===== design/flow/config.mk =====
export PLATFORM = sky130hd
export DESIGN_NAME = CPU
export DESIGN_NICKNAME = CPU
export VERILOG_FILES = /design/flow/design.v
export SDC_FILE = /design/flow/constraint.sdc
export NUM_CORES = 4
export LEC_CHECK = 0
export ABC_AREA = 0
export CAP_MARGIN = 20
export CELL_PAD_IN_SITES_GLOBAL_PLACEMENT = 0
export CORE_MARGIN = 3
export CORE_UTILIZATION = 72
export CTS_CLUSTER_DIAMETER = 350
export CTS_CLUSTER_SIZE = 53
export GPL_ROUTABILITY_DRIVEN = 1
export GPL_TIMING_DRIVEN = 1
export HOLD_SLACK_MARGIN = 0.28
export MAX_ROUTING_LAYER = met5
export PLACE_DENSITY_LB_ADDON = 0.0
export SETUP_SLACK_MARGIN = 1.57
export SLEW_MARGIN = 20
export TNS_END_PERCENT = 5

===== design/flow/constraint.sdc =====
create_clock -name core_clock -period 6.18 [get_ports {clk}]
set_input_delay 1.2360 -clock core_clock [delete_from_list [all_inputs] [get_ports {clk}]]
set_output_delay 1.2360 -clock core_clock [all_outputs]
set_load 0.01 [all_outputs]

===== design/flow/design.v =====
module ALU(
    input [31:0] rs1,
    input [31:0] rs2,
    input [3:0]  ALUControl,
    output logic [31:0] rd
);
localparam ADD  = 4'b0000;
localparam SUB  = 4'b1000;
localparam SLL  = 4'b0001;
localparam SLT  = 4'b0010;
localparam SLTU = 4'b0011;
localparam XOR  = 4'b0100;
localparam SRL  = 4'b0101;
localparam SRA  = 4'b1101;
localparam OR   = 4'b0110;
localparam AND  = 4'b0111;
always_comb begin
    unique case (ALUControl) 
        ADD: begin
            rd = rs1 + rs2;
        end
        SUB: begin
            rd = rs1 - rs2;
        end
        SLL: begin
            rd = $unsigned(rs1) << rs2[4:0];
        end
        SLT: begin
            rd = $signed(rs1) < $signed(rs2) ? 1 : 0;
        end
        SLTU: begin
            rd = $unsigned(rs1) < $unsigned(rs2) ? 1 : 0;
        end
        XOR: begin
            rd = rs1 ^ rs2;
        end
        SRL: begin
            rd = $unsigned(rs1) >> rs2[4:0];
        end
        SRA: begin
            rd = $signed(rs1) >>> rs2[4:0];
        end
        OR: begin
            rd = rs1 | rs2;
        end
        AND: begin
            rd = rs1 & rs2;
        end
        default: begin
            rd = 32'b0;
        end
    endcase
end
endmodule
module ALU_Control_Unit(
    input [1:0] ALUOp,
    input [6:0] funct7,
    input [2:0] funct3,
    output logic [3:0] ALUControl
);
localparam ADD  = 4'b0000;
localparam SUB  = 4'b1000;
localparam SLL  = 4'b0001;
localparam SLT  = 4'b0010;
localparam SLTU = 4'b0011;
localparam XOR  = 4'b0100;
localparam SRL  = 4'b0101;
localparam SRA  = 4'b1101;
localparam OR   = 4'b0110;
localparam AND  = 4'b0111;
always_comb begin
    unique case (ALUOp) 
        2'b00: begin
            ALUControl = ADD;
        end
        2'b01: begin
            ALUControl = SUB;
        end
        2'b10: begin
            ALUControl = {funct7[5], funct3};
        end
        2'b11: begin
            if (funct3 == 3'b101) begin         
                ALUControl = {funct7[5], funct3};
            end
            else begin
                ALUControl = {1'b0, funct3};
            end
        end
        default: begin
            ALUControl = ADD;
        end
    endcase
end
endmodule
module Control_Unit(
    input  logic [6:0]  opcode,
    output logic [1:0]  ALUOp,       
    output logic [1:0]  ALUSrcA,     
    output logic        ALUSrcB,            
    output logic        Branch,
    output logic        Jal,
    output logic        Jalr,
    output logic        MemWrite,
    output logic        MemRead,
    output logic [1:0]  ResultSrc,    
    output logic        RegWrite,
    output logic        FALUEnable          
);
always_comb begin
    ALUOp = 2'b00;
    ALUSrcA = 2'b00;
    ALUSrcB = 1'b0;
    Branch = 1'b0;
    Jal = 1'b0;
    Jalr = 1'b0;
    MemWrite = 1'b0;
    MemRead = 1'b0;
    ResultSrc = 2'b00;
    RegWrite = 1'b0;
    FALUEnable = 1'b0;
    case (opcode)
        7'b0110011: begin
            ALUOp = 2'b10;
            RegWrite = 1'b1;
        end
        7'b0000011: begin
            ALUSrcB = 1'b1;
            MemRead = 1'b1;
            ResultSrc = 2'b01;
            RegWrite = 1'b1;
        end
        7'b0010011: begin
            ALUOp = 2'b11;
            ALUSrcB = 1'b1;
            RegWrite = 1'b1;
        end
        7'b1100111: begin
            ALUSrcB = 1'b1;
            Jalr = 1'b1;
            ResultSrc = 2'b10;
            RegWrite = 1'b1;
        end
        7'b0100011: begin
            ALUSrcB = 1'b1;
            MemWrite = 1'b1;
        end
        7'b1100011: begin
            ALUOp = 2'b01;
            Branch = 1'b1;
        end
        7'b0010111: begin
            ALUSrcA = 2'b01;
            ALUSrcB = 1'b1;
            RegWrite = 1'b1;
        end
        7'b0110111: begin
            ALUSrcA = 2'b10;
            ALUSrcB = 1'b1;
            RegWrite = 1'b1;
        end
        7'b1101111: begin
            Jal = 1'b1;
            ResultSrc = 2'b10;
            RegWrite = 1'b1;
        end
    endcase
end
endmodule
module EX_MEM_Reg(
    input clk,
    input rst,
    input [31:0] EX_pc4,
    input [31:0] EX_alu_result,
    input [31:0] EX_rs2_data,
    input [4:0]  EX_rd,
    input [2:0]  EX_funct3,
    input        EX_MemWrite,
    input        EX_MemRead,
    input        EX_RegWrite,
    input [1:0]  EX_ResultSrc,
    output logic [31:0] MEM_pc4,
    output logic [31:0] MEM_alu_result,
    output logic [31:0] MEM_rs2_data,
    output logic [4:0]  MEM_rd,
    output logic [2:0]  MEM_funct3,
    output logic        MEM_MemWrite,
    output logic        MEM_MemRead,
    output logic        MEM_RegWrite,
    output logic [1:0]  MEM_ResultSrc
);
always_ff @(posedge clk or posedge rst) begin
    if (rst) begin
        MEM_pc4         <= 32'b0;
        MEM_alu_result  <= 32'b0;
        MEM_rs2_data    <= 32'b0;
        MEM_rd          <= 5'b0;
        MEM_funct3      <= 3'b0;
        MEM_MemWrite    <= 1'b0;
        MEM_MemRead     <= 1'b0;
        MEM_RegWrite    <= 1'b0;
        MEM_ResultSrc   <= 2'b0;
    end
    else begin
        MEM_pc4         <= EX_pc4;
        MEM_alu_result  <= EX_alu_result;
        MEM_rs2_data    <= EX_rs2_data;
        MEM_rd          <= EX_rd;
        MEM_funct3      <= EX_funct3;
        MEM_MemWrite    <= EX_MemWrite;
        MEM_MemRead     <= EX_MemRead;
        MEM_RegWrite    <= EX_RegWrite;
        MEM_ResultSrc   <= EX_ResultSrc;
    end
end
endmodule
module Forwarding_Unit(
    input [4:0] EX_rs1,
    input [4:0] EX_rs2,
    input [4:0] MEM_rd,
    input       MEM_RegWrite,
    input [4:0] WB_rd,
    input       WB_RegWrite,
    output logic [1:0] ForwardA,
    output logic [1:0] ForwardB
);
always_comb begin
    ForwardA = 2'b00;
    if (MEM_RegWrite && (MEM_rd != 5'b0) && (MEM_rd == EX_rs1)) begin
        ForwardA = 2'b01;
    end
    else if (WB_RegWrite && (WB_rd != 5'b0) && (WB_rd == EX_rs1)) begin
        ForwardA = 2'b10;
    end 
end
always_comb begin
    ForwardB = 2'b00;
    if (MEM_RegWrite && (MEM_rd != 5'b0) && (MEM_rd == EX_rs2)) begin
        ForwardB = 2'b01;
    end
    else if (WB_RegWrite && (WB_rd != 5'b0) && (WB_rd == EX_rs2)) begin
        ForwardB = 2'b10;
    end 
end
endmodule
module Hazard_Detection_Unit(
    input [4:0] ID_rs1,
    input [4:0] ID_rs2,
    input [4:0] EX_rd,
    input       EX_MemRead,
    input ID_Branch,
    input ID_take_branch,
    input ID_Jal,
    input ID_Jalr,
    input ID_Branch_Stall,
    output logic Stall,
    output logic IF_ID_flush,
    output logic ID_EX_flush
);
logic load_use_hazard;
always_comb begin
    load_use_hazard = 1'b0;
    if (EX_MemRead) begin
        if ((EX_rd == ID_rs1) || (EX_rd == ID_rs2)) begin
            if (EX_rd != 5'b0) begin
                load_use_hazard = 1'b1;
            end
        end
    end
end
logic control_hazard;
logic branch_hazard;     
logic jump_hazard;       
always_comb begin
    branch_hazard = 1'b0;
    jump_hazard = 1'b0;
    if (ID_Branch && ID_take_branch) begin
        branch_hazard = 1'b1;
    end
    if (ID_Jal || ID_Jalr) begin
        jump_hazard = 1'b1;
    end
    control_hazard = (branch_hazard || jump_hazard) && !Stall;
end
assign Stall = ID_Branch_Stall || load_use_hazard;
always_comb begin
    IF_ID_flush = 1'b0;
    if (control_hazard) begin
        IF_ID_flush = 1'b1;
    end
end
always_comb begin
    ID_EX_flush = 1'b0;
    if (Stall) begin
        ID_EX_flush = 1'b1;
    end
    if (branch_hazard && control_hazard) begin
        ID_EX_flush = 1'b1;
    end
end
endmodule
module ID_EX_Reg(
    input clk,
    input rst,
    input flush,
    input [31:0] ID_PC,
    input [31:0] ID_pc4,
    input [31:0] ID_rs1_data,
    input [31:0] ID_rs2_data,
    input [31:0] ID_imm,
    input [4:0] ID_rs1,
    input [4:0] ID_rs2,
    input [4:0] ID_rd,
    input [2:0] ID_funct3,
    input [3:0] ID_ALUControl,
    input [1:0] ID_ALUSrcA,
    input       ID_ALUSrcB,
    input       ID_MemWrite,
    input       ID_MemRead,
    input       ID_RegWrite,
    input [1:0] ID_ResultSrc,
    output logic [31:0] EX_PC,
    output logic [31:0] EX_pc4,
    output logic [31:0] EX_rs1_data,
    output logic [31:0] EX_rs2_data,
    output logic [31:0] EX_imm,
    output logic [4:0] EX_rs1,
    output logic [4:0] EX_rs2,
    output logic [4:0] EX_rd,
    output logic [2:0] EX_funct3,
    output logic [3:0] EX_ALUControl,
    output logic [1:0] EX_ALUSrcA,
    output logic       EX_ALUSrcB,
    output logic       EX_MemWrite,
    output logic       EX_MemRead,
    output logic       EX_RegWrite,
    output logic [1:0] EX_ResultSrc
);
always_ff @(posedge clk or posedge rst) begin
    if (rst) begin
        EX_PC       <= 32'b0;
        EX_pc4      <= 32'b0;
        EX_rs1_data <= 32'b0;
        EX_rs2_data <= 32'b0;
        EX_imm      <= 32'b0;
        EX_rs1      <= 5'b0;
        EX_rs2      <= 5'b0;
        EX_rd       <= 5'b0;
        EX_funct3   <= 3'b0;
        EX_ALUControl <= 4'b0;
        EX_ALUSrcA  <= 2'b0;
        EX_ALUSrcB  <= 1'b0;
        EX_MemWrite <= 1'b0;
        EX_MemRead  <= 1'b0;
        EX_RegWrite <= 1'b0;
        EX_ResultSrc <= 2'b0;
    end
    else if (flush) begin
        EX_PC       <= 32'b0;
        EX_pc4      <= 32'b0;
        EX_rs1_data <= 32'b0;
        EX_rs2_data <= 32'b0;
        EX_imm      <= 32'b0;
        EX_rs1      <= 5'b0;
        EX_rs2      <= 5'b0;
        EX_rd       <= 5'b0;
        EX_funct3   <= 3'b0;
        EX_ALUControl <= 4'b0;
        EX_ALUSrcA  <= 2'b0;
        EX_ALUSrcB  <= 1'b0;
        EX_MemWrite <= 1'b0;
        EX_MemRead  <= 1'b0;
        EX_RegWrite <= 1'b0;
        EX_ResultSrc <= 2'b0;
    end
    else begin
        EX_PC       <= ID_PC;
        EX_pc4      <= ID_pc4;
        EX_rs1_data <= ID_rs1_data;
        EX_rs2_data <= ID_rs2_data;
        EX_imm      <= ID_imm;
        EX_rs1      <= ID_rs1;
        EX_rs2      <= ID_rs2;
        EX_rd       <= ID_rd;
        EX_funct3   <= ID_funct3;
        EX_ALUControl <= ID_ALUControl;
        EX_ALUSrcA  <= ID_ALUSrcA;
        EX_ALUSrcB  <= ID_ALUSrcB;
        EX_MemWrite <= ID_MemWrite;
        EX_MemRead  <= ID_MemRead;
        EX_RegWrite <= ID_RegWrite;
        EX_ResultSrc <= ID_ResultSrc;
    end
end
endmodule
module ID_Forwarding_Unit(
    input [4:0] ID_rs1,
    input [4:0] ID_rs2,
    input       ID_Branch,       
    input       ID_Jalr,
    input [4:0] EX_rd,
    input       EX_RegWrite,
    input       EX_MemRead,
    input [4:0] MEM_rd,
    input       MEM_RegWrite,
    input       MEM_MemRead,
    input [4:0] WB_rd,
    input       WB_RegWrite,
    output logic [1:0] ID_ForwardA,
    output logic [1:0] ID_ForwardB,
    output logic ID_Branch_Stall
);
logic need_forwarding;
assign need_forwarding = ID_Branch || ID_Jalr;
always_comb begin
    ID_ForwardA = 2'b00;
    if (need_forwarding) begin
        if (MEM_RegWrite && (MEM_rd != 5'b0) && (MEM_rd == ID_rs1)) begin
            ID_ForwardA = 2'b01;
        end
        else if (WB_RegWrite && (WB_rd != 5'b0) && (WB_rd == ID_rs1)) begin
            ID_ForwardA = 2'b10;
        end
    end
end
always_comb begin
    ID_ForwardB = 2'b00;
    if (need_forwarding) begin
        if (MEM_RegWrite && (MEM_rd != 5'b0) && (MEM_rd == ID_rs2)) begin
            ID_ForwardB = 2'b01;
        end
        else if (WB_RegWrite && (WB_rd != 5'b0) && (WB_rd == ID_rs2)) begin
            ID_ForwardB = 2'b10;
        end
    end
end
always_comb begin
    ID_Branch_Stall = 1'b0;
    if (need_forwarding) begin
        if (EX_RegWrite && (EX_rd != 5'b0)) begin
            if ((EX_rd == ID_rs1) || (EX_rd == ID_rs2)) begin
                ID_Branch_Stall = 1'b1;
            end
        end
        if (MEM_MemRead && MEM_RegWrite && (MEM_rd != 5'b0)) begin
            if ((MEM_rd == ID_rs1) || (MEM_rd == ID_rs2)) begin
                ID_Branch_Stall = 1'b1;
            end
        end
    end
end
endmodule
module IF_ID_Reg(
    input clk,
    input rst,
    input stall,
    input flush,
    input [31:0] IF_PC,
    input [31:0] IF_pc4,
    input [31:0] IF_instr,
    output logic [31:0] ID_PC,
    output logic [31:0] ID_pc4,
    output logic [31:0] ID_instr
);
always_ff @(posedge clk or posedge rst) begin
    if (rst) begin
        ID_PC       <= 32'b0;
        ID_pc4      <= 32'b0;
        ID_instr    <= 32'h00000013;  
    end
    else if (flush) begin
        ID_PC       <= 32'b0;
        ID_pc4      <= 32'b0;
        ID_instr    <= 32'h00000013;
    end
    else if (!stall) begin
        ID_PC       <= IF_PC;
        ID_pc4      <= IF_pc4;
        ID_instr    <= IF_instr;
    end
end
endmodule
module MEM_WB_Reg(
    input clk,
    input rst,
    input [31:0] MEM_pc4,
    input [31:0] MEM_alu_result,
    input [31:0] MEM_load_data,
    input [4:0]  MEM_rd,
    input        MEM_RegWrite,
    input [1:0]  MEM_ResultSrc,
    output logic [31:0] WB_pc4,
    output logic [31:0] WB_alu_result,
    output logic [31:0] WB_load_data,
    output logic [4:0]  WB_rd,
    output logic        WB_RegWrite,
    output logic [1:0]  WB_ResultSrc
);
always_ff @(posedge clk or posedge rst) begin
    if (rst) begin
        WB_pc4          <= 32'b0;
        WB_alu_result   <= 32'b0;
        WB_load_data    <= 32'b0;
        WB_rd           <= 5'b0;
        WB_RegWrite     <= 1'b0;
        WB_ResultSrc    <= 2'b0;
    end
    else begin
        WB_pc4          <= MEM_pc4;
        WB_alu_result   <= MEM_alu_result;
        WB_load_data    <= MEM_load_data;
        WB_rd           <= MEM_rd;
        WB_RegWrite     <= MEM_RegWrite;
        WB_ResultSrc    <= MEM_ResultSrc;
    end
end
endmodule
module branch_decision(
    input       Branch,
    input [2:0] funct3,
    input       eq,
    input       lt,
    input       ltu,
    output logic take_branch
);
localparam BEQ  = 3'b000;
localparam BNE  = 3'b001;
localparam BLT  = 3'b100;
localparam BGE  = 3'b101;
localparam BLTU = 3'b110;
localparam BGEU = 3'b111;
always_comb begin
    if (!Branch) begin
        take_branch = 1'b0;
    end
    else begin
        case (funct3)
            BEQ: begin
                take_branch = eq;
            end
            BNE: begin
                take_branch = ~eq;
            end
            BLT: begin
                take_branch = lt;
            end
            BGE: begin
                take_branch = ~lt;
            end
            BLTU: begin
                take_branch = ltu;
            end
            BGEU: begin
                take_branch = ~ltu;
            end
            default: begin
                take_branch = 1'b0;
            end
        endcase
    end
end
endmodule
module comparator(
    input [31:0] rs1,
    input [31:0] rs2,
    output logic eq,
    output logic lt,
    output logic ltu
);
assign eq = (rs1 == rs2);
assign lt = ($signed(rs1) < $signed(rs2));
assign ltu = (rs1 < rs2);
endmodule
module imm_gen(
    input  logic [31:0] instr,
    output logic [31:0] imm
);
logic [6:0] opcode;
assign opcode = instr[6:0];
always_comb begin
    case(opcode) 
        7'b0000011, 7'b0010011, 7'b1100111: begin
            imm = {{20{instr[31]}}, instr[31:20]};
        end
        7'b0100011: begin
            imm = {{20{instr[31]}}, instr[31:25], instr[11:7]};
        end
        7'b1100011: begin
            imm = {{19{instr[31]}}, instr[31], instr[7], instr[30:25], instr[11:8], 1'b0};
        end
        7'b0010111, 7'b0110111: begin
            imm = {instr[31:12], 12'b0};
        end
        7'b1101111: begin
            imm = {{11{instr[31]}}, instr[31], instr[19:12], instr[20], instr[30:21], 1'b0};
        end
        default: begin
            imm = 32'b0;
        end
    endcase
end
endmodule
module load_data(
    input        MemRead,
    input [31:0] dm_rdata,
    input [2:0]  funct3,
    input [31:0] alu_result,
    output logic [31:0] load_data_final
);
localparam LW  = 3'b010;
localparam LB  = 3'b000;
localparam LH  = 3'b001;
localparam LBU = 3'b100;
localparam LHU = 3'b101;
always_comb begin
    load_data_final = 32'b0;
    if (MemRead) begin
        load_data_final = dm_rdata;
        case (funct3)
            LW: begin
                load_data_final = dm_rdata;
            end
            LB: begin
                case (alu_result[1:0]) 
                    2'b00: load_data_final = {{24{dm_rdata[7]}}, dm_rdata[7:0]};
                    2'b01: load_data_final = {{24{dm_rdata[15]}}, dm_rdata[15:8]};
                    2'b10: load_data_final = {{24{dm_rdata[23]}}, dm_rdata[23:16]};
                    2'b11: load_data_final = {{24{dm_rdata[31]}}, dm_rdata[31:24]};
                endcase
            end
            LH: begin
                case (alu_result[1])
                    1'b0: load_data_final = {{16{dm_rdata[15]}}, dm_rdata[15:0]};
                    1'b1: load_data_final = {{16{dm_rdata[31]}}, dm_rdata[31:16]};
                endcase
            end
            LBU: begin
                case (alu_result[1:0])
                    2'b00: load_data_final = {24'b0, dm_rdata[7:0]};
                    2'b01: load_data_final = {24'b0, dm_rdata[15:8]};
                    2'b10: load_data_final = {24'b0, dm_rdata[23:16]};
                    2'b11: load_data_final = {24'b0, dm_rdata[31:24]};
                endcase
            end 
            LHU: begin
                case(alu_result[1])
                    1'b0: load_data_final = {16'b0, dm_rdata[15:0]};
                    1'b1: load_data_final = {16'b0, dm_rdata[31:16]};
                endcase
            end
        endcase
    end
end
endmodule
module pc_mux(
    input [1:0]  PCSel,
    input [31:0] pc4,
    input [31:0] pc_imm,
    input [31:0] ALU_Result,
    output logic [31:0] pc_next
);
always_comb begin
    case (PCSel)
        2'b00: begin
            pc_next = pc4;
        end
        2'b01: begin
            pc_next = pc_imm;
        end
        2'b10: begin
            pc_next = {ALU_Result[31:1], 1'b0};
        end
        default: begin
            pc_next = pc4;
        end
    endcase
end
endmodule
module pc_select(
    input Branch,
    input take_branch,
    input Jal,
    input Jalr,
    output logic [1:0] PCSel
);
always_comb begin
    if (Jalr) begin
        PCSel = 2'b10;
    end
    else if (Jal) begin
        PCSel = 2'b01;
    end
    else if (Branch && take_branch) begin
        PCSel = 2'b01;
    end
    else begin
        PCSel = 2'b00;
    end
end
endmodule
module regfile(
    input logic clk,
    input  logic [4:0]  rs1_addr,
    input  logic [4:0]  rs2_addr,
    output logic [31:0] rs1_data,
    output logic [31:0] rs2_data,
    input  logic        we,
    input  logic [4:0]  rd_addr,
    input  logic [31:0] rd_data
);
logic [31:0] regs [31:0];
assign rs1_data = (rs1_addr == 5'b0) ? 32'b0 :
                  (we && (rd_addr == rs1_addr)) ? rd_data : regs[rs1_addr];
assign rs2_data = (rs2_addr == 5'b0) ? 32'b0 :
                  (we && (rd_addr == rs2_addr)) ? rd_data : regs[rs2_addr];
always_ff @(posedge clk) begin
    if (we && (rd_addr != 5'b0)) begin
        regs[rd_addr] <= rd_data;
    end
end
endmodule
module store_data(
    input [2:0]  funct3,
    input        MemWrite,
    input [31:0] rs2_data,
    input [31:0] alu_result,
    output logic [3:0]  dm_web,
    output logic [31:0] dm_wdata
);
localparam SW = 3'b010;
localparam SB = 3'b000;
localparam SH = 3'b001;
always_comb begin
    dm_wdata = 32'b0;
    dm_web = 4'b1111;
    if (MemWrite) begin
        case(funct3)
            SB: begin
                dm_wdata = {4{rs2_data[7:0]}};
                case (alu_result[1:0]) 
                    2'b00: dm_web = 4'b1110;
                    2'b01: dm_web = 4'b1101;
                    2'b10: dm_web = 4'b1011;
                    2'b11: dm_web = 4'b0111;
                endcase
            end
            SH: begin
                dm_wdata = {2{rs2_data[15:0]}};
                case (alu_result[1:0]) 
                    2'b00: dm_web = 4'b1100;
                    2'b10: dm_web = 4'b0011;
                    default: dm_web = 4'b1111;
                endcase
            end
            SW: begin
                dm_wdata = rs2_data;
                dm_web = 4'b0;
            end
            default: begin
                dm_wdata = rs2_data;
                dm_web = 4'b1111;
            end
        endcase
    end
end
endmodule
module CPU(
    input logic clk,
    input logic rst,
    output logic [31:0] im_addr,
    input  logic [31:0] im_rdata,     
    output logic [31:0] dm_addr,
    output logic [31:0] dm_wdata,    
    output logic [3:0]  dm_web,       
    input  logic [31:0] dm_rdata      
);
logic [31:0] IF_PC;
logic [31:0] IF_pc4;
logic [31:0] IF_PC_next;
logic [31:0] IF_instr;
logic [31:0] ID_PC;
logic [31:0] ID_pc4;
logic [31:0] ID_instr;
logic IF_ID_stall;
logic IF_ID_flush;
logic [6:0] ID_opcode;
logic [4:0] ID_rd;
logic [2:0] ID_funct3;
logic [4:0] ID_rs1;
logic [4:0] ID_rs2;
logic [6:0] ID_funct7;
logic [31:0] ID_rs1_data;
logic [31:0] ID_rs2_data;
logic [31:0] ID_imm;
logic [1:0] ID_ALUOp;
logic [1:0] ID_ALUSrcA;
logic ID_ALUSrcB;
logic ID_Branch;
logic ID_Jal;
logic ID_Jalr;
logic ID_MemWrite;
logic ID_MemRead;
logic ID_RegWrite;
logic [1:0] ID_ResultSrc;
logic [3:0] ID_ALUControl;
logic [31:0] ID_pc_imm;
logic [31:0] ID_jalr_target;
logic ID_eq;
logic ID_lt;
logic ID_ltu;
logic ID_take_branch;
logic [1:0] ID_PCSel;
logic [1:0] ID_ForwardA;
logic [1:0] ID_ForwardB;
logic [31:0] ID_forward_rs1;
logic [31:0] ID_forward_rs2;
logic ID_Branch_Stall;
logic ID_EX_flush;
logic [31:0] EX_PC;
logic [31:0] EX_pc4;
logic [31:0] EX_rs1_data;
logic [31:0] EX_rs2_data;
logic [31:0] EX_imm;
logic [4:0] EX_rs1;
logic [4:0] EX_rs2;
logic [4:0] EX_rd;
logic [2:0] EX_funct3;
logic [3:0] EX_ALUControl;
logic [1:0] EX_ALUSrcA;
logic EX_ALUSrcB;
logic EX_MemWrite;
logic EX_MemRead;
logic EX_RegWrite;
logic [1:0] EX_ResultSrc;
logic [31:0] EX_alu_in1;
logic [31:0] EX_alu_in2;
logic [31:0] EX_alu_result;
logic [1:0] ForwardA;
logic [1:0] ForwardB;
logic [31:0] EX_forward_rs1;
logic [31:0] EX_forward_rs2;
logic [31:0] MEM_pc4;
logic [31:0] MEM_alu_result;
logic [31:0] MEM_rs2_data;
logic [4:0] MEM_rd;
logic [2:0] MEM_funct3;
logic MEM_MemWrite;
logic MEM_MemRead;
logic MEM_RegWrite;
logic [1:0] MEM_ResultSrc;
logic [31:0] MEM_load_data;
logic [31:0] MEM_fwd_data;
logic [31:0] WB_pc4;
logic [31:0] WB_alu_result;
logic [31:0] WB_load_data;
logic [4:0] WB_rd;
logic WB_RegWrite;
logic [1:0] WB_ResultSrc;
logic [31:0] WB_write_data;
assign im_addr = IF_PC;
assign IF_instr = im_rdata;
assign IF_pc4 = IF_PC + 32'd4;
pc_mux u_pc_mux(
    .PCSel(ID_PCSel),
    .pc4(IF_pc4),
    .pc_imm(ID_pc_imm),
    .ALU_Result(ID_jalr_target),
    .pc_next(IF_PC_next)
);
always_ff @(posedge clk or posedge rst) begin
    if (rst) begin
        IF_PC <= 32'b0;
    end
    else if (!IF_ID_stall) begin
        IF_PC <= IF_PC_next;
    end
end
Hazard_Detection_Unit u_hazard_detection(
    .ID_rs1(ID_rs1),
    .ID_rs2(ID_rs2),
    .EX_rd(EX_rd),
    .EX_MemRead(EX_MemRead),
    .ID_Branch(ID_Branch),
    .ID_take_branch(ID_take_branch),
    .ID_Jal(ID_Jal),
    .ID_Jalr(ID_Jalr),
    .ID_Branch_Stall(ID_Branch_Stall),
    .Stall(IF_ID_stall),
    .IF_ID_flush(IF_ID_flush),
    .ID_EX_flush(ID_EX_flush)
);
IF_ID_Reg u_IF_ID_Reg(
    .clk(clk),
    .rst(rst),
    .stall(IF_ID_stall),
    .flush(IF_ID_flush),
    .IF_PC(IF_PC),
    .IF_pc4(IF_pc4),
    .IF_instr(IF_instr),
    .ID_PC(ID_PC),
    .ID_pc4(ID_pc4),
    .ID_instr(ID_instr)
);
assign ID_opcode = ID_instr[6:0];
assign ID_rd = ID_instr[11:7];
assign ID_funct3 = ID_instr[14:12];
assign ID_rs1 = ID_instr[19:15];
assign ID_rs2 = ID_instr[24:20];
assign ID_funct7 = ID_instr[31:25];
regfile u_regfile(
    .clk(clk),
    .rs1_addr(ID_rs1),
    .rs2_addr(ID_rs2),
    .rs1_data(ID_rs1_data),
    .rs2_data(ID_rs2_data),
    .we(WB_RegWrite),
    .rd_addr(WB_rd),
    .rd_data(WB_write_data)
);
imm_gen u_imm(
    .instr(ID_instr),
    .imm(ID_imm)
);
assign ID_pc_imm = ID_PC + ID_imm;
assign ID_jalr_target = ID_forward_rs1 + ID_imm;
ID_Forwarding_Unit u_id_forwarding(
    .ID_rs1(ID_rs1),
    .ID_rs2(ID_rs2),
    .ID_Branch(ID_Branch),
    .ID_Jalr(ID_Jalr),
    .EX_rd(EX_rd),
    .EX_RegWrite(EX_RegWrite),
    .EX_MemRead(EX_MemRead),
    .MEM_rd(MEM_rd),
    .MEM_RegWrite(MEM_RegWrite),
    .MEM_MemRead(MEM_MemRead),
    .WB_rd(WB_rd),
    .WB_RegWrite(WB_RegWrite),
    .ID_ForwardA(ID_ForwardA),
    .ID_ForwardB(ID_ForwardB),
    .ID_Branch_Stall(ID_Branch_Stall)
);
always_comb begin
    case (ID_ForwardA)
        2'b00: ID_forward_rs1 = ID_rs1_data;
        2'b01: ID_forward_rs1 = MEM_fwd_data;
        2'b10: ID_forward_rs1 = WB_write_data;
        default: ID_forward_rs1 = ID_rs1_data;
    endcase
end
always_comb begin
    case (ID_ForwardB)
        2'b00: ID_forward_rs2 = ID_rs2_data;
        2'b01: ID_forward_rs2 = MEM_fwd_data;
        2'b10: ID_forward_rs2 = WB_write_data;
        default: ID_forward_rs2 = ID_rs2_data;
    endcase
end
Control_Unit u_ctrl(
    .opcode(ID_opcode),
    .ALUOp(ID_ALUOp),
    .ALUSrcA(ID_ALUSrcA),
    .ALUSrcB(ID_ALUSrcB),
    .Branch(ID_Branch),
    .Jal(ID_Jal),
    .Jalr(ID_Jalr),
    .MemWrite(ID_MemWrite),
    .MemRead(ID_MemRead),
    .ResultSrc(ID_ResultSrc),
    .RegWrite(ID_RegWrite),
    .FALUEnable()
);
ALU_Control_Unit u_aluctrl(
    .ALUOp(ID_ALUOp),
    .funct7(ID_funct7),
    .funct3(ID_funct3),
    .ALUControl(ID_ALUControl)
);
comparator u_com(
    .rs1(ID_forward_rs1),
    .rs2(ID_forward_rs2),
    .eq(ID_eq),
    .lt(ID_lt),
    .ltu(ID_ltu)
);
branch_decision u_br_dec(
    .Branch(ID_Branch),
    .funct3(ID_funct3),
    .eq(ID_eq),
    .lt(ID_lt),
    .ltu(ID_ltu),
    .take_branch(ID_take_branch)
);
pc_select u_pc_sel(
    .Branch(ID_Branch),
    .take_branch(ID_take_branch),
    .Jal(ID_Jal),
    .Jalr(ID_Jalr),
    .PCSel(ID_PCSel)
);
ID_EX_Reg u_ID_EX_Reg(
    .clk(clk),
    .rst(rst),
    .flush(ID_EX_flush),
    .ID_PC(ID_PC),
    .ID_pc4(ID_pc4),
    .ID_rs1_data(ID_rs1_data),
    .ID_rs2_data(ID_rs2_data),
    .ID_imm(ID_imm),
    .ID_rs1(ID_rs1),
    .ID_rs2(ID_rs2),
    .ID_rd(ID_rd),
    .ID_funct3(ID_funct3),
    .ID_ALUControl(ID_ALUControl),
    .ID_ALUSrcA(ID_ALUSrcA),
    .ID_ALUSrcB(ID_ALUSrcB),
    .ID_MemWrite(ID_MemWrite),
    .ID_MemRead(ID_MemRead),
    .ID_RegWrite(ID_RegWrite),
    .ID_ResultSrc(ID_ResultSrc),
    .EX_PC(EX_PC),
    .EX_pc4(EX_pc4),
    .EX_rs1_data(EX_rs1_data),
    .EX_rs2_data(EX_rs2_data),
    .EX_imm(EX_imm),
    .EX_rs1(EX_rs1),
    .EX_rs2(EX_rs2),
    .EX_rd(EX_rd),
    .EX_funct3(EX_funct3),
    .EX_ALUControl(EX_ALUControl),
    .EX_ALUSrcA(EX_ALUSrcA),
    .EX_ALUSrcB(EX_ALUSrcB),
    .EX_MemWrite(EX_MemWrite),
    .EX_MemRead(EX_MemRead),
    .EX_RegWrite(EX_RegWrite),
    .EX_ResultSrc(EX_ResultSrc)
);
Forwarding_Unit u_forwarding(
    .EX_rs1(EX_rs1),
    .EX_rs2(EX_rs2),
    .MEM_rd(MEM_rd),
    .MEM_RegWrite(MEM_RegWrite),
    .WB_rd(WB_rd),
    .WB_RegWrite(WB_RegWrite),
    .ForwardA(ForwardA),
    .ForwardB(ForwardB)
);
always_comb begin
    case (ForwardA)
        2'b00: EX_forward_rs1 = EX_rs1_data;
        2'b01: EX_forward_rs1 = MEM_fwd_data;
        2'b10: EX_forward_rs1 = WB_write_data;
        default: EX_forward_rs1 = EX_rs1_data;
    endcase
end
always_comb begin
    case (ForwardB)
        2'b00: EX_forward_rs2 = EX_rs2_data;
        2'b01: EX_forward_rs2 = MEM_fwd_data;
        2'b10: EX_forward_rs2 = WB_write_data;
        default: EX_forward_rs2 = EX_rs2_data;
    endcase
end
always_comb begin
    case (EX_ALUSrcA) 
        2'b00: EX_alu_in1 = EX_forward_rs1;
        2'b01: EX_alu_in1 = EX_PC;
        2'b10: EX_alu_in1 = 32'b0;
        default: EX_alu_in1 = EX_forward_rs1;
    endcase
end
assign EX_alu_in2 = (EX_ALUSrcB) ? EX_imm : EX_forward_rs2;
ALU u_alu(
    .rs1(EX_alu_in1),
    .rs2(EX_alu_in2),
    .ALUControl(EX_ALUControl),
    .rd(EX_alu_result)
);
EX_MEM_Reg u_EX_MEM_Reg(
    .clk(clk),
    .rst(rst),
    .EX_pc4(EX_pc4),
    .EX_alu_result(EX_alu_result),
    .EX_rs2_data(EX_forward_rs2),
    .EX_rd(EX_rd),
    .EX_funct3(EX_funct3),
    .EX_MemWrite(EX_MemWrite),
    .EX_MemRead(EX_MemRead),
    .EX_RegWrite(EX_RegWrite),
    .EX_ResultSrc(EX_ResultSrc),
    .MEM_pc4(MEM_pc4),
    .MEM_alu_result(MEM_alu_result),
    .MEM_rs2_data(MEM_rs2_data),
    .MEM_rd(MEM_rd),
    .MEM_funct3(MEM_funct3),
    .MEM_MemWrite(MEM_MemWrite),
    .MEM_MemRead(MEM_MemRead),
    .MEM_RegWrite(MEM_RegWrite),
    .MEM_ResultSrc(MEM_ResultSrc)
);
assign dm_addr = MEM_alu_result;
assign MEM_fwd_data = (MEM_ResultSrc == 2'b10) ? MEM_pc4 : MEM_alu_result;
store_data u_store_data(
    .funct3(MEM_funct3),
    .MemWrite(MEM_MemWrite),
    .rs2_data(MEM_rs2_data),
    .alu_result(MEM_alu_result),
    .dm_web(dm_web),
    .dm_wdata(dm_wdata)
);
load_data u_load_data(
    .MemRead(MEM_MemRead),
    .dm_rdata(dm_rdata),
    .funct3(MEM_funct3),
    .alu_result(MEM_alu_result),
    .load_data_final(MEM_load_data)
);
MEM_WB_Reg u_MEM_WB_Reg(
    .clk(clk),
    .rst(rst),
    .MEM_pc4(MEM_pc4),
    .MEM_alu_result(MEM_alu_result),
    .MEM_load_data(MEM_load_data),
    .MEM_rd(MEM_rd),
    .MEM_RegWrite(MEM_RegWrite),
    .MEM_ResultSrc(MEM_ResultSrc),
    .WB_pc4(WB_pc4),
    .WB_alu_result(WB_alu_result),
    .WB_load_data(WB_load_data),
    .WB_rd(WB_rd),
    .WB_RegWrite(WB_RegWrite),
    .WB_ResultSrc(WB_ResultSrc)
);
always_comb begin
    case (WB_ResultSrc)
        2'b00: WB_write_data = WB_alu_result;
        2'b01: WB_write_data = WB_load_data;
        2'b10: WB_write_data = WB_pc4;
        default: WB_write_data = 32'b0;
    endcase
end
endmodule

===== design/flow/run.sh =====
#!/bin/bash
# the make line also repeats each setting of config.mk as NAME=value (left out here)
make -C /OpenROAD-flow-scripts/flow DESIGN_CONFIG=/design/flow/config.mk WORK_HOME=/design/flow/orfs CLKGATE_MAP_FILE= finish

==> impl_table.tex, run 1 <==
% Table of physical implementation metrics
\begin{tabular}{lr}
\hline
Metric & Value \\
\hline
\multicolumn{2}{l}{\textbf{Global route}} \\
Residual overflow from global routing & around 2300 \\
Overall Global Routing Usage & around 75\% \\
\multicolumn{2}{l}{\textbf{Floorplanning}} \\
Core utilization at floorplan & 72.7\% \\
Number of rows in the core area & 124 \\
DIE HEIGHT & 346 µm \\
Die extent in x & 346 µm \\
I/O pin cnt & approximately 170 \\
Die area & around 0.12 mm² \\
Core ar. & between 0.1 and 0.15 mm² \\
\multicolumn{2}{l}{\textbf{Clocking}} \\
Sink count of the clock tree & $\sim$1500 \\
Number of buffers added by the clock tree synthesis step & 35 \\
CTS root buf & clkbuf\_16 \\
Htree depth & 2 \\
Longest Clk Path Bufs & 3 \\
\multicolumn{2}{l}{\textbf{Place}} \\
Count of input and output buffers & 165 \\
Place WS & -0.620 ns \\
RD Place Congestion & around 1.1 \\
Count of placed standard cells including taps & 8212 \\
Area of placed instances & 0.0912 mm² \\
HPWL after detailed placement & about 260000 µm \\
\multicolumn{2}{l}{\textbf{Synth}} \\
Ys Warns & 18 \\
Tally of unique sky130hd cells used after synthesis & between 100 and 150 \\
Cell area after synthesis & approximately 0.083 mm² \\
Share of the synthesized netlist area taken by xor and xnor gates & between 1.5 and 2\% \\
Share of synthesized cell area in full adder, half adder and majority cells & around 3.0\% \\
Leading cell types by count after synthesis & 1024 x edfxtp\_1, 561 x mux4\_2, 522 x dfrtp\_1 \\
Cell with the most instances after synthesis & edfxtp\_1 \\
Area figure in the yosys stat output & 0.0833 mm² \\
Syn avg cell area & around 13 µm² \\
Number of flip-flops and latches in the synthesized netlist & $\sim$1500 \\
Number of synthesized flops with an enable pin & 1024 \\
Leading cell types by total area after synthesis & edfxtp\_1 37\%, dfrtp\_1 16\%, mux4\_2 15\% \\
Post-synth top area share & 36.9\% \\
Mux area share & between 20 and 25\% \\
Yosys Instances & about 6300 \\
Post-synthesis compound-gate area fraction & 11.1\% \\
Sequential-to-total area share from yosys stat & 52.7\% \\
Flip-flop cell with the highest count after synthesis & edfxtp\_1 \\
And+or+nand+nor area frac & 8.36\% \\
Top cell type by total area after synthesis & edfxtp\_1 \\
Synthesized netlist cell count & around 6300 \\
Dominant combinational cell family by area after synthesis & multiplexers \\
Async set-reset flop share out of synthesis & between 30\% and 40\% \\
\multicolumn{2}{l}{\textbf{Outcome}} \\
Failing step & global routing (5\_1\_grt) \\
Result of the run & stopped before the end \\
Error that stopped the run & [ERROR GRT-0116] Global routing finished with congestion. Check the congestion regions in the DRC Viewer. \\
\hline
\end{tabular}
## per-layer routing
metal | overflow | global-route usage [%]
met5 | 33 | 37.7
met2 | 1295 | 93.7
met4 | 663 | 69.7
met3 | 164 | 57.7
met1 | 137 | 76.4
## through the flow
stage | hold slack, ns | utilization, %
2_1_floorplan | 0.331 | -
3_3_place_gp | 0.334 | 79.5
3_5_place_dp | 0.336 | 79.5
4_1_cts | 0.372 | 81.9
## repair_timing
action / CTS
hold buffers: 0
endpoints found under the setup margin: 343
gates resized: 188
gates cloned: 9
pin swaps: 35
buffers inserted: 67
==> run 2: changes to the inputs <==
Settings changed: CAP_MARGIN 20 to 0, SETUP_SLACK_MARGIN 1.57 to 0.94, TNS_END_PERCENT 5 to unset.
==> run 2 against run 1 <==
The run again fails in global routing (5_1_grt). Synthesized area unchanged. Die size unchanged. Synthesized cell count unchanged.
==> impl_table.tex, run 2 <==
% Table of physical implementation metrics
\begin{tabular}{lr}
\hline
Metric & Value \\
\hline
\multicolumn{2}{l}{\textbf{Synth}} \\
Post-synth top area share & between 30\% and 40\% \\
Mux area share & 20.2\% \\
Number of synthesized flops with an enable pin & between 1000 and 1500 \\
Post-synthesis compound-gate area fraction & 11.1\% \\
Number of flip-flops and latches in the synthesized netlist & between 1500 and 2000 \\
Leading cell types by count after synthesis & 1024 x edfxtp\_1, 561 x mux4\_2, 522 x dfrtp\_1 \\
Sequential-to-total area share from yosys stat & a little over half \\
Share of synthesized cell area in full adder, half adder and majority cells & under 10\% \\
Share of the synthesized netlist area taken by xor and xnor gates & under 10\% \\
Leading cell types by total area after synthesis & edfxtp\_1 37\%, dfrtp\_1 16\%, mux4\_2 15\% \\
Ys Warns & 18 \\
Tally of unique sky130hd cells used after synthesis & 107 \\
Yosys Instances & roughly 6300 \\
Cell with the most instances after synthesis & edfxtp\_1 \\
Top cell type by total area after synthesis & edfxtp\_1 \\
Cell area after synthesis & 0.0833 mm² \\
Flip-flop cell with the highest count after synthesis & edfxtp\_1 \\
Dominant combinational cell family by area after synthesis & multiplexers \\
Syn avg cell area & between 10 and 15 µm² \\
And+or+nand+nor area frac & $\sim$8.4\% \\
Async set-reset flop share out of synthesis & between 30 and 40\% \\
Synthesized netlist cell count & approximately 6300 \\
Area figure in the yosys stat output & approximately 0.083 mm² \\
\multicolumn{2}{l}{\textbf{Clocking}} \\
Sink count of the clock tree & between 1500 and 2000 \\
CTS root buf & clkbuf\_16 \\
Number of buffers added by the clock tree synthesis step & 35 \\
Number of buffers inserted for hold repair after clock tree synthesis & 0 \\
Htree depth & 2 \\
Longest Clk Path Bufs & 3 \\
\multicolumn{2}{l}{\textbf{Floorplanning}} \\
Die extent in x & between 300 and 400 µm \\
Core ar. & roughly 0.11 mm² \\
I/O pin cnt & around 170 \\
DIE HEIGHT & around 350 µm \\
Number of rows in the core area & between 100 and 150 \\
Core utilization at floorplan & 72.7\% \\
Die area & about 0.12 mm² \\
\multicolumn{2}{l}{\textbf{Global route}} \\
Residual overflow from global routing & $\sim$1900 \\
Overall Global Routing Usage & 74.6\% \\
\multicolumn{2}{l}{\textbf{Outcome}} \\
Result of the run & stopped before the end \\
Error that stopped the run & [ERROR GRT-0116] Global routing finished with congestion. Check the congestion regions in the DRC Viewer. \\
Failing step & global routing (5\_1\_grt) \\
\multicolumn{2}{l}{\textbf{Place}} \\
RD Place Congestion & between 1 and 1.5 \\
HPWL after detailed placement & roughly 260000 µm \\
Place WS & -0.796 ns \\
Count of input and output buffers & 165 \\
Count of placed standard cells including taps & $\sim$8100 \\
Area of placed instances & 0.0906 mm² \\
\hline
\end{tabular}
==> run 2: timing repair <==
action	CTS
gates cloned	28
pin swaps	34
endpoints found under the setup margin	339
resized	235
buffers inserted	62
==> run 2: metal layers <==
layer	GRT usage [%]	GRT overflow
met1	75.7	110
met2	92.8	1080
met3	56.7	136
met4	72.1	546
met5	31.8	17
==> run 3: changes to the inputs <==
Settings changed: CAP_MARGIN 0 to 25, CELL_PAD_IN_SITES_DETAIL_PLACEMENT set to 1, CORE_ASPECT_RATIO set to 1.36, CORE_MARGIN 3 to 10, CORE_UTILIZATION 72 to 22, CTS_CLUSTER_DIAMETER 350 to 65, CTS_CLUSTER_SIZE 53 to 90, HOLD_SLACK_MARGIN 0.28 to 0.2, MAX_ROUTING_LAYER met5 to met4, MIN_ROUTING_LAYER set to met2, PLACE_DENSITY_LB_ADDON 0.0 to 0.21, SETUP_SLACK_MARGIN 0.94 to 2.2, SLEW_MARGIN 20 to 15.
Clock period 6.18 ns to 14.3 ns, I/O delays scaled along.
==> run 3 against run 2 <==
The run now finishes clean. Synthesized cell count unchanged. Die size rose to 3.4 times the previous value. Synthesized area is the same.
==> impl_table.tex, run 3 <==
% Auto-generated results table
\begin{tabular}{lr}
\hline
Metric & Value \\
\hline
\multicolumn{2}{l}{\textbf{Critical path}} \\
Setup CP Type & register to register \\
Largest fanout on the critical path & 105 \\
Max stage delay on crit path & 0.94 ns \\
Critical path depth in cells & 21 \\
Crit path launch type & register \\
CP arrival & 10.10 ns \\
Crit path from & u\_IF\_ID\_Reg.ID\_instr[15]\$\_DFFE\_PP0P\_ \\
Critical-path cell list & buf\_4, buf\_4, mux4\_2, mux2\_2, a221oi\_1, a211oi\_1, o21ai\_0, a21oi\_1, ha\_1, a21o\_1, a211oi\_1, o21ai\_0, a221oi\_1, and3\_1, o21ai\_0, a31oi\_2, buf\_4, or2\_4, buf\_12, mux2\_2, o32a\_1 \\
Worst-path cell with the longest stage delay & dfrtp\_4 \\
Path depth of the worst reg2reg path & 21 \\
Buffers and inverters on the worst path & 4 \\
Worst R2R End & IF\_PC[6]\$\_DFFE\_PP0N\_ \\
Category of cells accounting for the largest share of critical-path delay & AND-OR/OR-AND gates \\
Critical Path Sink Type & register \\
Worst endpoint required time & between 15 and 20 ns \\
Setup slack of the most critical reg-to-reg path & approximately 5 ns \\
Beginning of the worst register-to-register path & u\_IF\_ID\_Reg.ID\_instr[15]\$\_DFFE\_PP0P\_ \\
CP endpoint & IF\_PC[6]\$\_DFFE\_PP0N\_ \\
\multicolumn{2}{l}{\textbf{Clocking}} \\
Longest Clk Path Bufs & 3 \\
Sink count of the clock tree & approximately 1500 \\
Number of buffers inserted for hold repair after clock tree synthesis & 0 \\
CTS root buf & clkbuf\_16 \\
Clock latency reported for the late side of the worst-skew pair & just under 0.9 ns \\
Post-CTS sizing & 0 \\
Number of buffers added for setup after CTS & 0 \\
Htree depth & 3 \\
Clock-pin slew on the worst setup and hold paths & 0.09 ns \\
TritonCTS clock tree & built \\
Number of buffers added by the clock tree synthesis step & roughly 120 \\
\multicolumn{2}{l}{\textbf{Synth}} \\
Number of flip-flops and latches in the synthesized netlist & $\sim$1500 \\
Tally of unique sky130hd cells used after synthesis & between 100 and 150 \\
Ys Warns & 18 \\
Share of the synthesized netlist area taken by xor and xnor gates & under 10\% \\
Number of synthesized flops with an enable pin & 1024 \\
Post-synth top area share & between 30\% and 40\% \\
Post-synthesis compound-gate area fraction & 11.1\% \\
Top cell type by total area after synthesis & edfxtp\_1 \\
Cell with the most instances after synthesis & edfxtp\_1 \\
Mux area share & 20.2\% \\
Async set-reset flop share out of synthesis & between 30 and 40\% \\
Area figure in the yosys stat output & around 0.083 mm² \\
Syn avg cell area & approximately 13 µm² \\
Flip-flop cell with the highest count after synthesis & edfxtp\_1 \\
Sequential-to-total area share from yosys stat & a little over half \\
Cell area after synthesis & 0.0833 mm² \\
Dominant combinational cell family by area after synthesis & multiplexers \\
And+or+nand+nor area frac & 8.36\% \\
Synthesized netlist cell count & 6323 \\
Share of synthesized cell area in full adder, half adder and majority cells & approximately 3\% \\
Leading cell types by total area after synthesis & edfxtp\_1 37\%, dfrtp\_1 16\%, mux4\_2 15\% \\
Yosys Instances & 6323 \\
Leading cell types by count after synthesis & 1024 x edfxtp\_1, 561 x mux4\_2, 522 x dfrtp\_1 \\
\multicolumn{2}{l}{\textbf{Floorplanning}} \\
Core utilization at floorplan & 22.1\% \\
Die area & just over 0.4 mm² \\
Core ar. & approximately 0.38 mm² \\
I/O pin cnt & about 170 \\
Die extent in x & 548 µm \\
DIE HEIGHT & roughly 740 µm \\
Number of rows in the core area & 263 \\
\multicolumn{2}{l}{\textbf{Final timing}} \\
Pin slew with the least headroom to its limit & around 1.3 ns \\
Max frequency & approximately 0.11 GHz \\
Clock period minus worst slack & between 9 and 10 ns \\
Fin Clk Skew & just under 0.1 ns \\
Final tally of hold violations & 0 \\
Max Slew Vio Count & 0 \\
Worst slack on hold paths & $\sim$0.36 ns \\
Total of endpoints with negative setup slack in the final report & 0 \\
Setup repair after global routing missed its margin & false \\
Relative slew slack & around 15\% \\
Setup total negative slack & 0 ns \\
Final critical-path share of the clock period & approximately two thirds \\
\multicolumn{2}{l}{\textbf{Run}} \\
Maxcap violations & 0 \\
Count of tool warnings & 105 \\
\multicolumn{2}{l}{\textbf{Power}} \\
Fraction of power consumed by sequential logic & a little over two fifths \\
Switching power of the nets & 5.67 mW \\
Sw Share & 39.5\% \\
Clock Power Share & around 28\% \\
Peak VDD IR & between 0.1 and 0.15 mV \\
Power group with the highest consumption & registers \\
Reported sequential group power & 6.10 mW \\
Part of the total power dissipated in combinational logic & 29.2\% \\
Total power divided by cell area & 148 mW/mm² \\
Pleak & 34.5 nW \\
Pint & around 8.7 mW \\
Logic power comb & $\sim$4.2 mW \\
Total clock network power & approximately 4.1 mW \\
\multicolumn{2}{l}{\textbf{Place}} \\
Count of placed standard cells including taps & 11325 \\
RD Place Congestion & roughly 1.2 \\
Count of input and output buffers & between 150 and 200 \\
HPWL after detailed placement & between 200000 and 300000 µm \\
\multicolumn{2}{l}{\textbf{Worst hold path}} \\
Hold WC Path Type & register to register \\
Hold Path End & u\_EX\_MEM\_Reg.MEM\_funct3[1]\$\_DFF\_PP0\_ \\
Cell depth of the worst min-delay path & 0 \\
Startpoint of the most critical hold path & u\_ID\_EX\_Reg.EX\_funct3[1]\$\_DFF\_PP0\_ \\
\multicolumn{2}{l}{\textbf{Global route}} \\
Global routing usage on met1 & 0\% \\
Overall Global Routing Usage & between 30 and 40\% \\
Grt peak-use layer & met2 \\
Maximum number of pins on one net before global-route repair & $\sim$140 \\
Met3 GRT Util & a little over a third \\
First-pass GRT wire length & between 500000 and 600000 µm \\
Initial antenna violation count & 6 \\
Met2 GRT Util & 39.3\% \\
Residual overflow from global routing & 0 \\
Vias in the first global route & between 90000 and 100k \\
\multicolumn{2}{l}{\textbf{Cells and area}} \\
Number of nets in the final layout & about 6700 \\
Register area & $\sim$0.044 mm² \\
Fin cells & about 12000 \\
Combinational gate area & 0.0376 mm² \\
Filler cell count & 40968 \\
Layout area overhead & 16.7\% \\
\multicolumn{2}{l}{\textbf{Detailed routing}} \\
Number of vias in the routed layout & between 80000 and 90000 \\
Drt total wl & 419000 µm \\
Detailed Route Iter0 Violations & approximately 16000 \\
ANT nets after route & 0 \\
Total iterations of the first detailed-routing run & 9 \\
DRC Markers & 0 \\
Routed wirelength normalized by instance count & 35.9 µm \\
Via density per instance & 6.91 \\
\multicolumn{2}{l}{\textbf{Outcome}} \\
Result of the run & no timing/DRC/antenna violations \\
\hline
\end{tabular}
==> run 3: layout make-up <==
type | instances | share of cell area [%]
Tap cell | 5035 | 6.48
Timing Repair Buffer | 435 | 4.01
Clock buffer | 125 | 3.16
Multi-Input combinational cell | 4182 | 38.7
Clock inverter | 97 | 1.63
Sequential cell | 1549 | 45.2
Inverter | 139 | 0.543
Antenna cell | 111 | 0.286
==> run 3: routing by layer <==
| metal | part of all wire (%) | wire (µm) |
|---|---|---|
| met5 | 0 | 0 |
| met3 | 37 | 154000 |
| met4 | 10 | 43000 |
| met1 | 0 | 0 |
| met2 | 53 | 222000 |
==> run 3: per-stage QoR <==
stage	power [mW]	area, µm²	utilization, %	worst slack (ns)
global route	14.8	97000	25.7	4.60
floorplan	7.97	83400	-	4.31
global placement	10.1	91900	24.4	4.98
finish	14.4	97200	25.8	4.96
CTS	14.1	96700	25.6	5.37
detailed placement	10.1	92000	24.4	5.39
==> run 4: changes to the inputs <==
Settings changed: ABC_AREA 0 to unset, CAP_MARGIN 25 to 20, CELL_PAD_IN_SITES_DETAIL_PLACEMENT 1 to unset, CELL_PAD_IN_SITES_GLOBAL_PLACEMENT 0 to unset, CORE_ASPECT_RATIO 1.36 to unset, CORE_MARGIN 10 to 2, CORE_UTILIZATION 22 to 70, CTS_CLUSTER_DIAMETER 65 to unset, CTS_CLUSTER_SIZE 90 to 41, GPL_ROUTABILITY_DRIVEN 1 to unset, GPL_TIMING_DRIVEN 1 to unset, HOLD_SLACK_MARGIN 0.2 to unset, MAX_ROUTING_LAYER met4 to unset, MIN_ROUTING_LAYER met2 to unset, PLACE_DENSITY_LB_ADDON 0.21 to unset, SETUP_SLACK_MARGIN 2.2 to unset, SLEW_MARGIN 15 to 20.
Clock period 14.3 ns to 5.97 ns, I/O delays scaled along.
==> run 4 against run 3 <==
The run now fails in global routing (5_1_grt). Synthesized area unchanged. Die size shrank 70%. Synthesized cell count unchanged.
==> impl_table.tex, run 4 <==
% Table of physical implementation metrics
\begin{tabular}{lr}
\hline
Metric & Value \\
\hline
\multicolumn{2}{l}{\textbf{Floorplanning}} \\
Number of rows in the core area & about 130 \\
Die extent in x & between 300 and 400 µm \\
Core utilization at floorplan & 70.6\% \\
DIE HEIGHT & around 350 µm \\
Die area & between 0.1 and 0.15 mm² \\
I/O pin cnt & 166 \\
Core ar. & approximately 0.12 mm² \\
\multicolumn{2}{l}{\textbf{Synth}} \\
Syn avg cell area & between 10 and 15 µm² \\
Synthesized netlist cell count & roughly 6300 \\
Async set-reset flop share out of synthesis & roughly 34\% \\
And+or+nand+nor area frac & under 10\% \\
Mux area share & roughly a fifth \\
Dominant combinational cell family by area after synthesis & multiplexers \\
Yosys Instances & between 6000 and 7000 \\
Tally of unique sky130hd cells used after synthesis & around 110 \\
Post-synth top area share & 36.9\% \\
Ys Warns & 18 \\
Top cell type by total area after synthesis & edfxtp\_1 \\
Post-synthesis compound-gate area fraction & between 10 and 15\% \\
Leading cell types by count after synthesis & 1024 x edfxtp\_1, 561 x mux4\_2, 522 x dfrtp\_1 \\
Number of synthesized flops with an enable pin & 1024 \\
Leading cell types by total area after synthesis & edfxtp\_1 37\%, dfrtp\_1 16\%, mux4\_2 15\% \\
Number of flip-flops and latches in the synthesized netlist & 1549 \\
Share of the synthesized netlist area taken by xor and xnor gates & 1.61\% \\
Cell with the most instances after synthesis & edfxtp\_1 \\
Sequential-to-total area share from yosys stat & roughly 53\% \\
Cell area after synthesis & 0.0833 mm² \\
Share of synthesized cell area in full adder, half adder and majority cells & 2.99\% \\
Flip-flop cell with the highest count after synthesis & edfxtp\_1 \\
Area figure in the yosys stat output & approximately 0.083 mm² \\
\multicolumn{2}{l}{\textbf{Clocking}} \\
Number of buffers added by the clock tree synthesis step & around 160 \\
Htree depth & 4 \\
CTS root buf & clkbuf\_16 \\
Sink count of the clock tree & approximately 1500 \\
Longest Clk Path Bufs & 3 \\
\multicolumn{2}{l}{\textbf{Place}} \\
HPWL after detailed placement & about 260000 µm \\
RD Place Congestion & 1.10 \\
Count of input and output buffers & $\sim$170 \\
Count of placed standard cells including taps & between 8000 and 9000 \\
Place WS & -0.779 ns \\
\multicolumn{2}{l}{\textbf{Outcome}} \\
Failing step & global routing (5\_1\_grt) \\
Result of the run & stopped before the end \\
Error that stopped the run & [ERROR GRT-0116] Global routing finished with congestion. Check the congestion regions in the DRC Viewer. \\
\multicolumn{2}{l}{\textbf{Global route}} \\
Residual overflow from global routing & 4410 \\
Overall Global Routing Usage & a little over four fifths \\
\hline
\end{tabular}
run 4: stage by stage:
stage                     area [µm²]  utilization, %
after detailed placement       92200            78.1
after global placement         92100            78.0
after floorplan                83500               -
after CTS                     101000            85.4
run 4: metal layers:
metal | overflow | GRT usage (%)
met1 | 170 | 81.5
met2 | 2990 | 104
met3 | 193 | 66.3
met4 | 1035 | 82.8
met5 | 22 | 43.8
run 4: what timing repair did:
action / CTS
pin swaps: 92
buffers inserted: 151
endpoints found under the setup margin: 326
gates cloned: 20
hold buffers: 0
gates resized: 424
==> run 5: changes to the inputs <==
Settings changed: CORE_UTILIZATION 70 to 69, CTS_CLUSTER_DIAMETER set to 365, CTS_CLUSTER_SIZE 41 to 40, PLACE_DENSITY set to 0.6, SETUP_SLACK_MARGIN set to 0.21.
Clock period 5.97 ns to 5.83 ns, I/O delays scaled along.
==> run 5 against run 4 <==
The run again fails in global routing (5_1_grt). Synthesized cell count is the same. Die size grew 1.4%. Synthesized area is the same.
==> impl_table.tex, run 5 <==
% Table of physical implementation metrics
\begin{tabular}{lr}
\hline
Metric & Value \\
\hline
\multicolumn{2}{l}{\textbf{Clocking}} \\
CTS root buf & clkbuf\_16 \\
Number of buffers inserted for hold repair after clock tree synthesis & 0 \\
Htree depth & 2 \\
Sink count of the clock tree & 1549 \\
Longest Clk Path Bufs & 3 \\
Number of buffers added by the clock tree synthesis step & between 40 and 50 \\
\multicolumn{2}{l}{\textbf{Floorplanning}} \\
Number of rows in the core area & $\sim$130 \\
Core ar. & 0.120 mm² \\
Die area & 0.124 mm² \\
Core utilization at floorplan & just under 70\% \\
I/O pin cnt & 166 \\
Die extent in x & approximately 350 µm \\
DIE HEIGHT & about 350 µm \\
\multicolumn{2}{l}{\textbf{Outcome}} \\
Error that stopped the run & [ERROR GRT-0116] Global routing finished with congestion. Check the congestion regions in the DRC Viewer. \\
Result of the run & stopped before the end \\
Failing step & global routing (5\_1\_grt) \\
\multicolumn{2}{l}{\textbf{Synth}} \\
Ys Warns & 18 \\
Flip-flop cell with the highest count after synthesis & edfxtp\_1 \\
Mux area share & between 20\% and 30\% \\
Yosys Instances & between 6000 and 7000 \\
Leading cell types by total area after synthesis & edfxtp\_1 37\%, dfrtp\_1 16\%, mux4\_2 15\% \\
Synthesized netlist cell count & 6323 \\
Dominant combinational cell family by area after synthesis & multiplexers \\
Number of synthesized flops with an enable pin & approximately 1000 \\
Share of synthesized cell area in full adder, half adder and majority cells & under 10\% \\
Cell area after synthesis & between 0.08 and 0.09 mm² \\
Tally of unique sky130hd cells used after synthesis & 107 \\
Sequential-to-total area share from yosys stat & between 50\% and 60\% \\
Post-synthesis compound-gate area fraction & about 11\% \\
Number of flip-flops and latches in the synthesized netlist & around 1500 \\
Post-synth top area share & around 37\% \\
Async set-reset flop share out of synthesis & between 30\% and 40\% \\
Leading cell types by count after synthesis & 1024 x edfxtp\_1, 561 x mux4\_2, 522 x dfrtp\_1 \\
Area figure in the yosys stat output & about 0.083 mm² \\
Cell with the most instances after synthesis & edfxtp\_1 \\
Top cell type by total area after synthesis & edfxtp\_1 \\
Share of the synthesized netlist area taken by xor and xnor gates & under 10\% \\
Syn avg cell area & between 10 and 15 µm² \\
And+or+nand+nor area frac & 8.36\% \\
\multicolumn{2}{l}{\textbf{Place}} \\
Place WS & -0.959 ns \\
HPWL after detailed placement & 273000 µm \\
Count of input and output buffers & between 150 and 200 \\
RD Place Congestion & 1.14 \\
\multicolumn{2}{l}{\textbf{Global route}} \\
Overall Global Routing Usage & between 70 and 80\% \\
Residual overflow from global routing & about 5400 \\
\hline
\end{tabular}
-- run 5: per-stage QoR --
| stage | instances | hold slack [ns] | power (mW) | cell area (µm²) | utilization (%) |
|---|---|---|---|---|---|
| after floorplan | 6354 | 0.331 | 19.6 | 83700 | - |
| after global placement | 8484 | 0.335 | 24.2 | 92800 | 77.5 |
| after detailed placement | 8485 | 0.336 | 24.7 | 92800 | 77.5 |
| after CTS | 8678 | 0.366 | 29.6 | 96100 | 80.2 |
-- run 5: timing repair --
action,in CTS
hold endpoints to repair,0
setup buffers,110
pin swaps,48
cloned,12
resized,198
endpoints found under the setup margin,328
-- run 5: routing by layer --
metal / track usage [%] / overflow
met3: 64.6 / 874
met2: 94.0 / 2138
met1: 82.9 / 1447
met5: 50.2 / 126
met4: 66.7 / 823
==> run 6: changes to the inputs <==
Settings changed: CORE_UTILIZATION 69 to 40, CTS_CLUSTER_DIAMETER 365 to unset, CTS_CLUSTER_SIZE 40 to unset, SETUP_SLACK_MARGIN 0.21 to unset.
Clock period 5.83 ns to 8.5 ns, I/O delays scaled along.
==> run 6 against run 5 <==
The run now finishes clean. Die size increased by 72%. Synthesized area unchanged. Synthesized cell count unchanged.
==> impl_table.tex, run 6 <==
% Auto-generated results table
\begin{tabular}{lr}
\hline
Metric & Value \\
\hline
\multicolumn{2}{l}{\textbf{Power}} \\
Reported sequential group power & a little over 10 mW \\
Peak VDD IR & approximately 0.23 mV \\
Logic power comb & 6.10 mW \\
Pint & $\sim$16 mW \\
Total clock network power & about 7.5 mW \\
Power consumption & $\sim$24 mW \\
Clock Power Share & a little under a third \\
Switching power of the nets & 8.17 mW \\
Part of the total power dissipated in combinational logic & about a quarter \\
Total power divided by cell area & 252 mW/mm² \\
Fraction of power consumed by sequential logic & roughly 43\% \\
Sw Share & 34.2\% \\
Power group with the highest consumption & registers \\
Pleak & roughly 35 nW \\
\multicolumn{2}{l}{\textbf{Global route}} \\
Vias in the first global route & 59279 \\
Overall Global Routing Usage & roughly 30\% \\
Initial antenna violation count & 39 \\
First-pass GRT wire length & about 450000 µm \\
Maximum number of pins on one net before global-route repair & 151 \\
Residual overflow from global routing & 0 \\
\multicolumn{2}{l}{\textbf{Detailed routing}} \\
Routed wirelength normalized by instance count & between 30 and 40 µm \\
Number of vias in the routed layout & 60553 \\
DRC Markers & 0 \\
Total iterations of the first detailed-routing run & 8 \\
Drt total wl & $\sim$320000 µm \\
ANT nets after route & 0 \\
Detailed Route Iter0 Violations & around 8200 \\
Via density per instance & 6.45 \\
\multicolumn{2}{l}{\textbf{Final timing}} \\
Max Slew Vio Count & 0 \\
Final critical-path share of the clock period & between 90 and 100\% \\
Max frequency & 0.127 GHz \\
Worst-case setup margin in the final layout & between 0.6 and 0.7 ns \\
Total of endpoints with negative setup slack in the final report & 0 \\
Relative slew slack & 20.6\% \\
Final tally of hold violations & 0 \\
Clock period minus worst slack & between 7 and 8 ns \\
Pin slew with the least headroom to its limit & around 1.2 ns \\
Setup repair after global routing missed its margin & false \\
Fin Clk Skew & between 0.1 and 0.15 ns \\
\multicolumn{2}{l}{\textbf{Synth}} \\
And+or+nand+nor area frac & under 10\% \\
Number of flip-flops and latches in the synthesized netlist & 1549 \\
Top cell type by total area after synthesis & edfxtp\_1 \\
Share of the synthesized netlist area taken by xor and xnor gates & roughly 1.6\% \\
Dominant combinational cell family by area after synthesis & multiplexers \\
Async set-reset flop share out of synthesis & between 30\% and 40\% \\
Tally of unique sky130hd cells used after synthesis & 107 \\
Number of synthesized flops with an enable pin & just over 1000 \\
Sequential-to-total area share from yosys stat & a little over half \\
Yosys Instances & around 6300 \\
Ys Warns & 18 \\
Synthesized netlist cell count & 6323 \\
Mux area share & between 20\% and 30\% \\
Cell area after synthesis & between 0.08 and 0.09 mm² \\
Post-synth top area share & 36.9\% \\
Leading cell types by count after synthesis & 1024 x edfxtp\_1, 561 x mux4\_2, 522 x dfrtp\_1 \\
Leading cell types by total area after synthesis & edfxtp\_1 37\%, dfrtp\_1 16\%, mux4\_2 15\% \\
Syn avg cell area & 13.2 µm² \\
Post-synthesis compound-gate area fraction & approximately 11\% \\
Flip-flop cell with the highest count after synthesis & edfxtp\_1 \\
Cell with the most instances after synthesis & edfxtp\_1 \\
Area figure in the yosys stat output & approximately 0.083 mm² \\
Share of synthesized cell area in full adder, half adder and majority cells & under 10\% \\
\multicolumn{2}{l}{\textbf{Clocking}} \\
Clock latency reported for the late side of the worst-skew pair & about 0.90 ns \\
CTS root buf & clkbuf\_16 \\
Number of buffers added by the clock tree synthesis step & 168 \\
Clock-pin slew on the worst setup and hold paths & around 0.06 ns \\
Longest Clk Path Bufs & 3 \\
Sink count of the clock tree & 1549 \\
Number of buffers inserted for hold repair after clock tree synthesis & 0 \\
Post-CTS sizing & 0 \\
TritonCTS clock tree & built \\
Htree depth & 4 \\
Number of buffers added for setup after CTS & 0 \\
\multicolumn{2}{l}{\textbf{Cells and area}} \\
Number of nets in the final layout & around 6700 \\
Register area & $\sim$0.044 mm² \\
Final cell area excluding filler cells & $\sim$0.095 mm² \\
Combinational gate area & roughly 0.038 mm² \\
Layout area overhead & 13.9\% \\
Filler cell count & 18318 \\
Fin cells & approximately 9400 \\
\multicolumn{2}{l}{\textbf{Place}} \\
Place WS & just under 0.8 ns \\
RD Place Congestion & about 1.0 \\
HPWL after detailed placement & between 200000 and 250000 µm \\
Area of placed instances & a little under 0.09 mm² \\
Count of input and output buffers & 165 \\
Count of placed standard cells including taps & between 9000 and 10000 \\
\multicolumn{2}{l}{\textbf{Floorplanning}} \\
Die area & $\sim$0.21 mm² \\
Core ar. & approximately 0.21 mm² \\
Core utilization at floorplan & about two fifths \\
Number of rows in the core area & between 150 and 200 \\
DIE HEIGHT & $\sim$460 µm \\
Die extent in x & $\sim$460 µm \\
I/O pin cnt & between 150 and 200 \\
\multicolumn{2}{l}{\textbf{Critical path}} \\
Crit path launch type & register \\
Beginning of the worst register-to-register path & u\_IF\_ID\_Reg.ID\_instr[15]\$\_DFFE\_PP0P\_ \\
Critical path depth in cells & 20 \\
Critical-path cell list & buf\_12, buf\_12, mux4\_2, mux2\_2, a221oi\_1, a211oi\_1, o21ai\_0, a21oi\_1, ha\_1, a21o\_1, a211oi\_1, o21ai\_0, a221oi\_1, and3\_1, o21ai\_0, a31oi\_2, or2\_4, buf\_4, nor3\_1, a2111oi\_0 \\
Buffers and inverters on the worst path & 3 \\
CP endpoint & IF\_PC[11]\$\_DFFE\_PP0N\_ \\
Largest fanout on the critical path & 38 \\
CP arrival & about 8.6 ns \\
Category of cells accounting for the largest share of critical-path delay & AND-OR/OR-AND gates \\
Worst-path cell with the longest stage delay & dfrtp\_4 \\
Setup CP Type & register to register \\
Path depth of the worst reg2reg path & 20 \\
Crit path from & u\_IF\_ID\_Reg.ID\_instr[15]\$\_DFFE\_PP0P\_ \\
Most common cell type on the critical path & o21ai\_0 \\
Worst R2R End & IF\_PC[11]\$\_DFFE\_PP0N\_ \\
Max stage delay on crit path & approximately 0.9 ns \\
Worst endpoint required time & between 9 and 10 ns \\
Critical Path Sink Type & register \\
Setup slack of the most critical reg-to-reg path & $\sim$0.65 ns \\
\multicolumn{2}{l}{\textbf{Worst hold path}} \\
Startpoint of the most critical hold path & u\_EX\_MEM\_Reg.MEM\_pc4[7]\$\_DFF\_PP0\_ \\
Cell depth of the worst min-delay path & 0 \\
Hold WC Path Type & register to register \\
Hold Path End & u\_MEM\_WB\_Reg.WB\_pc4[7]\$\_DFF\_PP0\_ \\
\multicolumn{2}{l}{\textbf{Run}} \\
Maxcap violations & 0 \\
Count of tool warnings & slightly below 100 \\
\multicolumn{2}{l}{\textbf{Outcome}} \\
Result of the run & no timing/DRC/antenna violations \\
\hline
\end{tabular}
run 6: routing by layer:
layer / global-route usage (%) / share of wire (%) / vias to the layer above
met3: 6.98 / 10 / 718
met5: 0 / 0.067 / -
li1: - / - / 24896
met2: 45.4 / 45 / 3670
met1: 39.9 / 39 / 31237
met4: 13.8 / 5.3 / 32
run 6: through the flow:
step                      setup TNS [ns]  utilization, %  hold WS (ns)
after floorplan                  -173.16               -         0.331
after global placement                 0            43.1         0.335
after detailed placement               0            43.1         0.339
after CTS                              0            45.8         0.313
after global routing                   0            45.8         0.327
final                                  0            45.8         0.322
run 6: cell type report:
class                           count  area share (%)
Tap cell                         2788            3.68
Clock buffer                      216            4.78
Inverter                          139           0.557
Timing Repair Buffer              404            3.90
Multi-Input combinational cell   4182            39.6
Sequential cell                  1549            46.3
Clock inverter                     99            1.18
Antenna cell                        7          0.0185
Power and IR drop assume default switching activity.
